## run 1
// battle_ship
module battle_ship(
      input wire clk,			 
      input wire clr,
      input wire btnU,
      input wire btnD,
      input wire btnR,
      input wire btnL,
      input wire sel,
	    input sw,
      output wire [2:0] red,	 
      output wire [2:0] green,   
      output wire [1:0] blue,	     
      output wire [3:0] an,
      output wire [7:0] seg,
      output wire hsync,		 
      output wire vsync			 
	);
For scale: ~2,200 cells after synthesis, roughly 240 flip-flops, roughly 30 I/O pins.
make LEC_CHECK=0 ABC_AREA=1 CAP_MARGIN=35 CORE_MARGIN=2 CORE_UTILIZATION=40 CTS_CLUSTER_SIZE=88 GPL_TIMING_DRIVEN=0 PLACE_DENSITY_LB_ADDON=0.3 SLEW_MARGIN=20 finish   # period 10.0 ns
run.sh (not shown) runs the stock make flow with config.mk's settings and CLKGATE_MAP_FILE=.
Run 1 | status: complete | timing, DRC, antenna: pass
> inputs changed (run 1 -> run 2)
# run 1
export LEC_CHECK = 0
export ABC_AREA = 1
export CAP_MARGIN = 35
export CORE_MARGIN = 2
export CORE_UTILIZATION = 40
export CTS_CLUSTER_SIZE = 88
export GPL_TIMING_DRIVEN = 0
export PLACE_DENSITY_LB_ADDON = 0.3
export SLEW_MARGIN = 20
create_clock -name core_clock -period 10.0 [get_ports {clk}]
# run 2
export LEC_CHECK = 0
export CAP_MARGIN = 20
export CORE_MARGIN = 2
export CORE_UTILIZATION = 40
export SETUP_SLACK_MARGIN = 0.08
export SLEW_MARGIN = 20
create_clock -name core_clock -period 4.75 [get_ports {clk}]
## What came out
Going from run 1 to run 2, met3 track demand over resource shrinks by 1.5 points. Last element of the critical path = confirm_select.pships[27]: run 2; last element of the critical path = myDisplay.green[0]: run 1. Worst endpoint required time: run 2 < run 1. Run 1 has lower total routing usage reported by global routing than run 2. Relative to run 1, hold slack increased by 0.0063 ns in run 2. Launch point of the critical path: correct_guesses.c_correct[2] -> run 1, mySelections.seg[1] -> run 2.

========
battle_ship again, from the RTL that the note above started with.
==> flow/config.mk <==
export PLATFORM = sky130hd
export DESIGN_NAME = battle_ship
export DESIGN_NICKNAME = battle_ship
export VERILOG_FILES = /design/flow/design.v
export SDC_FILE = /design/flow/constraint.sdc
export NUM_CORES = 4
export LEC_CHECK = 0
export ABC_AREA = 0
export CAP_MARGIN = 25
export CORE_ASPECT_RATIO = 1.85
export CORE_MARGIN = 2
export CORE_UTILIZATION = 40
export CTS_CLUSTER_SIZE = 58
export GPL_ROUTABILITY_DRIVEN = 1
export GPL_TIMING_DRIVEN = 1
export PLACE_DENSITY_LB_ADDON = 0.3
export SLEW_MARGIN = 20
export TNS_END_PERCENT = 70
==> flow/constraint.sdc <==
create_clock -name core_clock -period 10.0 [get_ports {clk}]
set_input_delay 2.0000 -clock core_clock [delete_from_list [all_inputs] [get_ports {clk}]]
set_output_delay 2.0000 -clock core_clock [all_outputs]
set_load 0.01 [all_outputs]
==> next run, changes <==
--- a/flow/config.mk
+++ b/flow/config.mk
@@ -12 +12 @@
-export CORE_UTILIZATION = 40
+export CORE_UTILIZATION = 25
@@ -14 +14 @@
-export GPL_ROUTABILITY_DRIVEN = 1
+export GPL_ROUTABILITY_DRIVEN = 0
==> flow/constraint.sdc (replaced) <==
create_clock -name core_clock -period 4.84 [get_ports {clk}]
set_input_delay 0.9680 -clock core_clock [delete_from_list [all_inputs] [get_ports {clk}]]
set_output_delay 0.9680 -clock core_clock [all_outputs]
set_load 0.01 [all_outputs]
Result:
- The changed run finished with timing, DRC and antenna clean
- total power came out higher by about 100%
- global-route usage came out lower by 8.8 points
- critical path depth came out higher by 1
- routed wire length came out higher by 9.8%
- setup slack got worse by 4.7 ns
- design area came out higher by 3.0%
- sequential power came out higher by 110%
- via count came out higher by about 2%
- non-clock buffer count came out higher by 25
- worst hold slack hardly moves

========
job 101:
battle_ship again, from the RTL that the note above started with.
==> flow/config.mk <==
export PLATFORM = sky130hd
export DESIGN_NAME = battle_ship
export DESIGN_NICKNAME = battle_ship
export VERILOG_FILES = /design/flow/design.v
export SDC_FILE = /design/flow/constraint.sdc
export NUM_CORES = 4
export LEC_CHECK = 0
export ABC_AREA = 1
export CAP_MARGIN = 20
export CORE_MARGIN = 2
export CORE_UTILIZATION = 72
export SLEW_MARGIN = 20
export TNS_END_PERCENT = 15
==> flow/constraint.sdc <==
create_clock -name core_clock -period 13.4 [get_ports {clk}]
set_input_delay 2.6800 -clock core_clock [delete_from_list [all_inputs] [get_ports {clk}]]
set_output_delay 2.6800 -clock core_clock [all_outputs]
set_load 0.01 [all_outputs]
Job 101 ended with every stage complete and zero timing, DRC or antenna violations.
> inputs changed (job 101 -> job 102)
- a deleted ABC_AREA that had been 1
- an added SETUP_SLACK_MARGIN of -0.22
- a deleted TNS_END_PERCENT that had been 15
- a change of the clock period (ns, I/O delays scaled along) from 13.4 to 3.58
## What came out
[flow] job 102 | stages: complete | final checks: fail | reason: negative setup slack. Compared with job 101, job 102 shows routed wire length that has gone up by more than a quarter. Of job 101 and job 102, the run reporting the lower slew at the pin with the worst max-slew slack was job 101. Clock network latency to the later pin of the worst-skew pair, job 101 and job 102, lower one = job 102. The hold slack of job 102 is higher than that of job 101. Delta (job 102 minus job 101): depth of the worst register-to-register path saw a decrease, full die area saw little to no change.
No activity file was given, so power comes from the tool's default toggle rates.
